==> v34 <==
// datapath
module datapath (
    part,
    clock,
    value,
    positive,
    reset,
    counter,
    result
);
    input part;
    input clock;
    input [15:0] value;
    input positive;
    input reset;
    output [15:0] counter;
    output [15:0] result;
    wire [15:0] _65 = 16'b0000000000000000;
    wire [15:0] _64 = 16'b0000000000000000;
    wire _102;
    wire _100;
    wire _101;
    wire _103;
    wire [15:0] _104;
    wire _96;
    wire _92;
    wire _93;
    wire _90;
    wire _91;
    wire _94;
    wire _95;
    wire _97;
    wire [15:0] _98;
    wire _86;
    wire _84;
    wire _81;
    wire _82;
    wire _79;
    wire _80;
    wire _83;
    wire _85;
    wire _87;
    wire [15:0] _88;
    wire [41:0] _73 = 42'b000000000000000000000010100011110101110001;
    wire [25:0] _71 = 26'b00000000000000000000000000;
    wire [41:0] _72;
    wire [83:0] _74;
    wire [57:0] _75;
    wire [25:0] _70 = 26'b00000000000000000000000000;
    wire [83:0] _76;
    wire [15:0] _77;
    wire [15:0] _78;
    wire [15:0] _89;
    wire [15:0] _99;
    wire [15:0] _105;
    wire [15:0] _67 = 16'b0000000000000001;
    wire [15:0] _68;
    wire [15:0] _62 = 16'b0000000000000000;
    wire [15:0] _58 = 16'b0000000001100100;
    wire [41:0] _53 = 42'b000000000000000000000010100011110101110001;
    wire [25:0] _51 = 26'b00000000000000000000000000;
    wire [41:0] _52;
    wire [83:0] _54;
    wire [57:0] _55;
    wire [25:0] _50 = 26'b00000000000000000000000000;
    wire [83:0] _56;
    wire [15:0] _57;
    wire [31:0] _59;
    wire [15:0] _60;
    wire [15:0] _48 = 16'b0000000000110010;
    wire [15:0] _44 = 16'b0000000001100100;
    wire [41:0] _39 = 42'b000000000000000000000010100011110101110001;
    wire [25:0] _37 = 26'b00000000000000000000000000;
    wire [41:0] _38;
    wire [83:0] _40;
    wire [57:0] _41;
    wire [25:0] _36 = 26'b00000000000000000000000000;
    wire [83:0] _42;
    wire [15:0] _43;
    wire [31:0] _45;
    wire [15:0] _46;
    wire [15:0] _34;
    wire [15:0] _29 = 16'b0000000001100100;
    wire [41:0] _24 = 42'b000000000000000000000010100011110101110001;
    wire [25:0] _22 = 26'b00000000000000000000000000;
    wire [41:0] _23;
    wire [83:0] _25;
  ...
export LEC_CHECK = 0
export ABC_AREA = 1
export CAP_MARGIN = 20
export CORE_MARGIN = 2
export CORE_UTILIZATION = 72
export CTS_CLUSTER_DIAMETER = 387
export CTS_CLUSTER_SIZE = 93
export PLACE_DENSITY = 0.4
export SETUP_SLACK_MARGIN = 2.48
export SLEW_MARGIN = 20
create_clock -name core_clock -period 21.6 [get_ports {clock}]
run.sh (not shown) runs the stock make flow with config.mk's settings and CLKGATE_MAP_FILE=.
==> inputs of v24, as changes to v34 <==
Settings changed: ABC_AREA 1 to default, CORE_UTILIZATION 72 to 50, CTS_CLUSTER_DIAMETER 387 to default, CTS_CLUSTER_SIZE 93 to default, PLACE_DENSITY 0.4 to default, SETUP_SLACK_MARGIN 2.48 to default.
==> flow/constraint.sdc (replaced) <==
create_clock -name core_clock -period 36.7 [get_ports {clock}]
set_input_delay 7.3400 -clock core_clock [delete_from_list [all_inputs] [get_ports {clock}]]
set_output_delay 7.3400 -clock core_clock [all_outputs]
set_load 0.01 [all_outputs]
==> notes <==
- v24 finished but failed the layout checks on negative setup slack. v34 died in global routing (5_1_grt).
- Synthesized area: v34 is higher than v24 (4.9%).
- In v24 the die size is larger than in v34, by 36%.
- Between v24 and v34, the lower synthesized cell count is in v24 (gap 14%, measured against v34).

* * *

==> inputs of 10-25 <==
==> flow/design.v <==
module datapath (
    part,
    clock,
    value,
    positive,
    reset,
    counter,
    result
);
    input part;
    input clock;
    input [15:0] value;
    input positive;
    input reset;
    output [15:0] counter;
    output [15:0] result;
    wire [15:0] _65 = 16'b0000000000000000;
    wire [15:0] _64 = 16'b0000000000000000;
    wire _102;
    wire _100;
    wire _101;
    wire _103;
    wire [15:0] _104;
    wire _96;
    wire _92;
    wire _93;
    wire _90;
    wire _91;
    wire _94;
    wire _95;
    wire _97;
    wire [15:0] _98;
    wire _86;
    wire _84;
    wire _81;
    wire _82;
    wire _79;
    wire _80;
    wire _83;
    wire _85;
    wire _87;
    wire [15:0] _88;
    wire [41:0] _73 = 42'b000000000000000000000010100011110101110001;
    wire [25:0] _71 = 26'b00000000000000000000000000;
    wire [41:0] _72;
    wire [83:0] _74;
    wire [57:0] _75;
    wire [25:0] _70 = 26'b00000000000000000000000000;
    wire [83:0] _76;
    wire [15:0] _77;
    wire [15:0] _78;
    wire [15:0] _89;
    wire [15:0] _99;
    wire [15:0] _105;
    wire [15:0] _67 = 16'b0000000000000001;
    wire [15:0] _68;
    wire [15:0] _62 = 16'b0000000000000000;
    wire [15:0] _58 = 16'b0000000001100100;
    wire [41:0] _53 = 42'b000000000000000000000010100011110101110001;
    wire [25:0] _51 = 26'b00000000000000000000000000;
    wire [41:0] _52;
    wire [83:0] _54;
    wire [57:0] _55;
    wire [25:0] _50 = 26'b00000000000000000000000000;
    wire [83:0] _56;
    wire [15:0] _57;
    wire [31:0] _59;
    wire [15:0] _60;
    wire [15:0] _48 = 16'b0000000000110010;
    wire [15:0] _44 = 16'b0000000001100100;
    wire [41:0] _39 = 42'b000000000000000000000010100011110101110001;
    wire [25:0] _37 = 26'b00000000000000000000000000;
    wire [41:0] _38;
    wire [83:0] _40;
    wire [57:0] _41;
    wire [25:0] _36 = 26'b00000000000000000000000000;
    wire [83:0] _42;
    wire [15:0] _43;
    wire [31:0] _45;
    wire [15:0] _46;
    wire [15:0] _34;
    wire [15:0] _29 = 16'b0000000001100100;
    wire [41:0] _24 = 42'b000000000000000000000010100011110101110001;
    wire [25:0] _22 = 26'b00000000000000000000000000;
    wire [41:0] _23;
    wire [83:0] _25;
    wire [57:0] _26;
    wire [25:0] _21 = 26'b00000000000000000000000000;
    wire [83:0] _27;
    wire [15:0] _28;
    wire [31:0] _30;
    wire [15:0] _31;
    wire [15:0] _32;
    wire [15:0] _19 = 16'b0000000001100100;
    wire [15:0] _20;
    wire [15:0] _33;
    wire [15:0] _35;
    wire [15:0] _47;
    wire [15:0] _49;
    wire [15:0] _61;
    wire _63;
    wire [15:0] _69;
    wire _2;
    wire [15:0] _106;
    wire [15:0] _107;
    wire [15:0] _3;
    reg [15:0] _66;
    wire vdd = 1'b1;
    wire [15:0] _16 = 16'b0000000000000000;
    wire [15:0] _15 = 16'b0000000000000000;
    wire _6;
    wire [15:0] _137 = 16'b0000000000110010;
    wire [15:0] _133 = 16'b0000000001100100;
    wire [41:0] _128 = 42'b000000000000000000000010100011110101110001;
    wire [25:0] _126 = 26'b00000000000000000000000000;
    wire [41:0] _127;
    wire [83:0] _129;
    wire [57:0] _130;
    wire [25:0] _125 = 26'b00000000000000000000000000;
    wire [83:0] _131;
    wire [15:0] _132;
    wire [31:0] _134;
    wire [15:0] _135;
    wire [15:0] _123;
    wire [15:0] _118 = 16'b0000000001100100;
    wire [41:0] _113 = 42'b000000000000000000000010100011110101110001;
    wire [25:0] _111 = 26'b00000000000000000000000000;
    wire [41:0] _112;
    wire [83:0] _114;
    wire [57:0] _115;
    wire [25:0] _110 = 26'b00000000000000000000000000;
    wire [83:0] _116;
    wire [15:0] _117;
    wire [31:0] _119;
    wire [15:0] _120;
    wire [15:0] _8;
    wire [15:0] _121;
    wire [15:0] _108 = 16'b0000000001100100;
    wire [15:0] _109;
    wire [15:0] _122;
    wire _10;
    wire [15:0] _124;
    wire [15:0] _136;
    wire _12;
    wire [15:0] _138;
    wire [15:0] _13;
    reg [15:0] _18;
    assign _102 = _49 == _62;
    assign _100 = _18 == _62;
    assign _101 = ~ _100;
    assign _103 = _101 & _102;
    assign _104 = _103 ? _67 : _62;
    assign _96 = _49 < _18;
    assign _92 = _49 == _62;
    assign _93 = ~ _92;
    assign _90 = _18 == _62;
    assign _91 = ~ _90;
    assign _94 = _91 & _93;
    assign _95 = _94 & _10;
    assign _97 = _95 & _96;
    assign _98 = _97 ? _67 : _62;
    assign _86 = _18 < _49;
    assign _84 = ~ _10;
    assign _81 = _49 == _62;
    assign _82 = ~ _81;
    assign _79 = _18 == _62;
    assign _80 = ~ _79;
    assign _83 = _80 & _82;
    assign _85 = _83 & _84;
    assign _87 = _85 & _86;
    assign _88 = _87 ? _67 : _62;
    assign _72 = { _71, _8 };
    assign _74 = _72 * _73;
    assign _75 = _74[83:26];
    assign _76 = { _70, _75 };
    assign _77 = _76[15:0];
    assign _78 = _66 + _77;
    assign _89 = _78 + _88;
    assign _99 = _89 + _98;
    assign _105 = _99 + _104;
    assign _68 = _66 + _67;
    assign _52 = { _51, _49 };
    assign _54 = _52 * _53;
    assign _55 = _54[83:26];
    assign _56 = { _50, _55 };
    assign _57 = _56[15:0];
    assign _59 = _57 * _58;
    assign _60 = _59[15:0];
    assign _38 = { _37, _35 };
    assign _40 = _38 * _39;
    assign _41 = _40[83:26];
    assign _42 = { _36, _41 };
    assign _43 = _42[15:0];
    assign _45 = _43 * _44;
    assign _46 = _45[15:0];
    assign _34 = _18 + _32;
    assign _23 = { _22, _8 };
    assign _25 = _23 * _24;
    assign _26 = _25[83:26];
    assign _27 = { _21, _26 };
    assign _28 = _27[15:0];
    assign _30 = _28 * _29;
    assign _31 = _30[15:0];
    assign _32 = _8 - _31;
    assign _20 = _18 + _19;
    assign _33 = _20 - _32;
    assign _35 = _10 ? _34 : _33;
    assign _47 = _35 - _46;
    assign _49 = _12 ? _48 : _47;
    assign _61 = _49 - _60;
    assign _63 = _61 == _62;
    assign _69 = _63 ? _68 : _66;
    assign _2 = part;
    assign _106 = _2 ? _105 : _69;
    assign _107 = _12 ? _62 : _106;
    assign _3 = _107;
    always @(posedge _6) begin
        _66 <= _3;
    end
    assign _6 = clock;
    assign _127 = { _126, _124 };
    assign _129 = _127 * _128;
    assign _130 = _129[83:26];
    assign _131 = { _125, _130 };
    assign _132 = _131[15:0];
    assign _134 = _132 * _133;
    assign _135 = _134[15:0];
    assign _123 = _18 + _121;
    assign _112 = { _111, _8 };
    assign _114 = _112 * _113;
    assign _115 = _114[83:26];
    assign _116 = { _110, _115 };
    assign _117 = _116[15:0];
    assign _119 = _117 * _118;
    assign _120 = _119[15:0];
    assign _8 = value;
    assign _121 = _8 - _120;
    assign _109 = _18 + _108;
    assign _122 = _109 - _121;
    assign _10 = positive;
    assign _124 = _10 ? _123 : _122;
    assign _136 = _124 - _135;
    assign _12 = reset;
    assign _138 = _12 ? _137 : _136;
    assign _13 = _138;
    always @(posedge _6) begin
        _18 <= _13;
    end
    assign counter = _18;
    assign result = _66;
endmodule
==> flow/run.sh <==
#!/bin/bash
# the make line also repeats each setting of config.mk as NAME=value (left out here)
make -C /OpenROAD-flow-scripts/flow DESIGN_CONFIG=/design/flow/config.mk WORK_HOME=/design/flow/orfs CLKGATE_MAP_FILE= finish
==> flow/config.mk <==
export PLATFORM = sky130hd
export DESIGN_NAME = datapath
export DESIGN_NICKNAME = datapath
export VERILOG_FILES = /design/flow/design.v
export SDC_FILE = /design/flow/constraint.sdc
export NUM_CORES = 4
export LEC_CHECK = 0
export ABC_AREA = 1
export CAP_MARGIN = 5
export CORE_MARGIN = 2
export CORE_UTILIZATION = 71
export CTS_CLUSTER_DIAMETER = 223
export HOLD_SLACK_MARGIN = -0.05
export SLEW_MARGIN = 20
==> flow/constraint.sdc <==
create_clock -name core_clock -period 29.0 [get_ports {clock}]
set_input_delay 5.8000 -clock core_clock [delete_from_list [all_inputs] [get_ports {clock}]]
set_output_delay 5.8000 -clock core_clock [all_outputs]
set_load 0.01 [all_outputs]
==> inputs of 07-20, as changes to 10-25 <==
--- a/flow/config.mk
+++ b/flow/config.mk
@@ -7,8 +7,7 @@
 export LEC_CHECK = 0
 export ABC_AREA = 1
-export CAP_MARGIN = 5
+export CAP_MARGIN = 20
+export CELL_PAD_IN_SITES_GLOBAL_PLACEMENT = 1
 export CORE_MARGIN = 2
-export CORE_UTILIZATION = 71
-export CTS_CLUSTER_DIAMETER = 223
-export HOLD_SLACK_MARGIN = -0.05
+export CORE_UTILIZATION = 40
 export SLEW_MARGIN = 20
==> flow/constraint.sdc (replaced) <==
create_clock -name core_clock -period 42.0 [get_ports {clock}]
set_input_delay 8.4000 -clock core_clock [delete_from_list [all_inputs] [get_ports {clock}]]
set_output_delay 8.4000 -clock core_clock [all_outputs]
set_load 0.01 [all_outputs]
==> inputs of 12-22, as changes to 10-25 <==
==> flow/config.mk (replaced) <==
export PLATFORM = sky130hd
export DESIGN_NAME = datapath
export DESIGN_NICKNAME = datapath
export VERILOG_FILES = /design/flow/design.v
export SDC_FILE = /design/flow/constraint.sdc
export NUM_CORES = 4
export LEC_CHECK = 0
export CAP_MARGIN = 20
export CORE_MARGIN = 2
export CORE_UTILIZATION = 40
export SLEW_MARGIN = 20
==> flow/constraint.sdc (replaced) <==
create_clock -name core_clock -period 42.0 [get_ports {clock}]
set_input_delay 8.4000 -clock core_clock [delete_from_list [all_inputs] [get_ports {clock}]]
set_output_delay 8.4000 -clock core_clock [all_outputs]
set_load 0.01 [all_outputs]
==> summary.txt <==
yosys + openroad results -> Synth Area in XOR/XNOR=under 10%, post_cts resized=0, status=timing/DRC/antenna clean, Synth Seq Share=2.81%, Top area cell types=ha_1 35%, fa_1 28%, inv_1 10%, xnor2_1 3.3%, dfxtp_1 2.8%, Setup WS pre-CTS=-83.7 ps, DP Area=roughly 0.024 sq mm, Cells after Synth=about 2,500, setup repair bufs after CTS=0
[end of results for 12-22]
==> summary.txt <==
yosys + openroad results -> Setup WS pre-CTS=3230 ps, setup repair bufs after CTS=0, post_cts resized=0, status=timing/DRC/antenna clean, Synth Seq Share=2.68%, Synth Area in XOR/XNOR=3.67%
[end of results for 07-20]
==> summary.txt <==
run metrics: status=aborted with a tool error, DP Area=approximately 0.030 sq mm, Stopped at=global routing, Top area cell types=ha_1 33%, fa_1 27%, inv_1 12%, nand2_1 5.2%, a21oi_1 3.2%, Log Error=[ERROR GRT-0232] Routing congestion too high. Check the congestion heatmap in the GUI.
[end of results for 10-25]

* * *

==> run F <==
RTL: the design.v shown in full above, as it stands there.
Settings: LEC_CHECK=0, ABC_AREA=0, CAP_MARGIN=0, CELL_PAD_IN_SITES_GLOBAL_PLACEMENT=1, CORE_ASPECT_RATIO=1.24, CORE_MARGIN=6, CORE_UTILIZATION=40, GPL_TIMING_DRIVEN=0, MAX_ROUTING_LAYER=met5, MIN_ROUTING_LAYER=met2, PLACE_DENSITY_LB_ADDON=0.14, SLEW_MARGIN=20, TNS_END_PERCENT=15; clock period 42.0 ns.
==> inputs of run A, as changes to run F <==
Settings changed: ABC_AREA 0 to 1, MAX_ROUTING_LAYER met5 to met4, MIN_ROUTING_LAYER met2 to default.
==> impl_metrics.ini <==
; synthesis and place-and-route metrics
[cells_and_area]
area_share_nonclk_buffers_pct = 3.41
nClkBuffers = 6
final_core_util_pct = 45.0
comb_cells = 1812

[worst_setup_path]
slowest_delay_ps = 630

[run_status]
outcome = timing/DRC/antenna clean

[power_and_ir_drop]
Source of the figures above: run F

==> impl_metrics.ini <==
; synthesis and place-and-route metrics
[worst_setup_path]
worst_setup_path_start_kind = input port
slowest_delay_ps = 790

[cells_and_area]
final_core_util_pct = 43.4
comb_cells = 2093
area_share_nonclk_buffers_pct = 2.59
nClkBuffers = 7

[run_status]
outcome = timing/DRC/antenna clean

[route]
vias = 18400

[power_and_ir_drop]
Source of the figures above: run A


* * *

==> run a: inputs <==
// datapath: RTL as listed in full above, without the edits since
clock: 37.2 ns
lec_check: 0
abc_area: 1
cap_margin: 5
core_margin: 2
core_utilization: 72
cts_cluster_diameter: 192
cts_cluster_size: 31
max_routing_layer: met4
setup_slack_margin: 5.0
slew_margin: 20
tns_end_percent: 35
==> run b: changes against run a <==
- CAP_MARGIN: 5 -> 0
- CTS_CLUSTER_DIAMETER: 192 -> 387
- CTS_CLUSTER_SIZE: 31 -> 13
- MAX_ROUTING_LAYER: met4 -> unset
- PLACE_DENSITY: unset -> 0.4
- SETUP_SLACK_MARGIN: 5.0 -> 1.47
- TNS_END_PERCENT: 35 -> unset
==> flow/constraint.sdc (replaced) <==
create_clock -name core_clock -period 21.6 [get_ports {clock}]
set_input_delay 4.3200 -clock core_clock [delete_from_list [all_inputs] [get_ports {clock}]]
set_output_delay 4.3200 -clock core_clock [all_outputs]
set_load 0.01 [all_outputs]
==> run c: changes against run a <==
- ABC_AREA: 1 -> unset
- CAP_MARGIN: 5 -> 20
- CORE_UTILIZATION: 72 -> 71
- CTS_CLUSTER_DIAMETER: 192 -> 38
- MAX_ROUTING_LAYER: met4 -> unset
- SETUP_SLACK_MARGIN: 5.0 -> unset
- TNS_END_PERCENT: 35 -> unset
==> run d: changes against run a <==
- CORE_UTILIZATION: 72 -> 71
- CTS_CLUSTER_DIAMETER: 192 -> 224
- HOLD_SLACK_MARGIN: unset -> -0.1
- TNS_END_PERCENT: 35 -> unset
==> results <==
Worst hold slack: run d < run a < run c. Clock-buffer cell count is the same in run a and run c. Wire length, highest first: run a, run d, run c. Run a finished clean. Run d produced a clean layout. Run c ran to the end with violations: setup timing. Run b died in global routing with GRT-0116. Clock skew, lowest first: run c, run d, run a. In run a the die size is lower than in run d, by 1.4%. Design area: run d > run c > run a. Of run c and run d, run d has the higher critical path depth (gap 4).
==> figures <==
metric                                                                                                      run c           run b       run d       run a
CLK BUF                                                                                                         7               -           8           7
Number of max-cap violations                                                                                    0               -           0           0
Number of non-clock inverters in the layout                                                                   613               -         750         750
Result of the run                                                                      complete, but fails checks  did not finish  timing/DRC/antenna clean  timing/DRC/antenna clean
Stage where the flow stopped                                                                                    -  global routing           -           -
Reasons for failing layout checks                                                                    setup timing               -           -           -
Cell area after placement                                                                               26300 um2       29700 um2   25200 um2   25200 um2
Layout sequential cell count                                                                                   32               -          32          32
Crit path required time                                                                                  37.35 ns               -    37.41 ns    37.36 ns
Distinct lib cells used                                                                                        80              59          59          59
Post-detailed-route DRC marker count                                                                            0               -           0           0
Min Hold Slack                                                                                           0.541 ns               -    0.518 ns    0.523 ns
Endpoint of the worst setup timing path                                                                   _66[15]               -      _66[9]      _66[9]
Clock-pin slew reported for the worst setup and hold paths after clock tree synthesis                     0.05 ns               -     0.05 ns     0.05 ns
Total antenna diodes in the routed design                                                                       1               -           0           5
Vias after detailed routing                                                                                 19800               -       20700       21500
Worst path arrival time                                                                                  38.08 ns               -    34.23 ns    35.36 ns
Worst flop-to-flop path endpoint                                                                          _66[15]               -      _66[9]      _66[9]
Adder share                                                                                                 62.7%           59.7%       59.7%       59.7%
Cells after Synth                                                                                            2472            2889        2889        2889
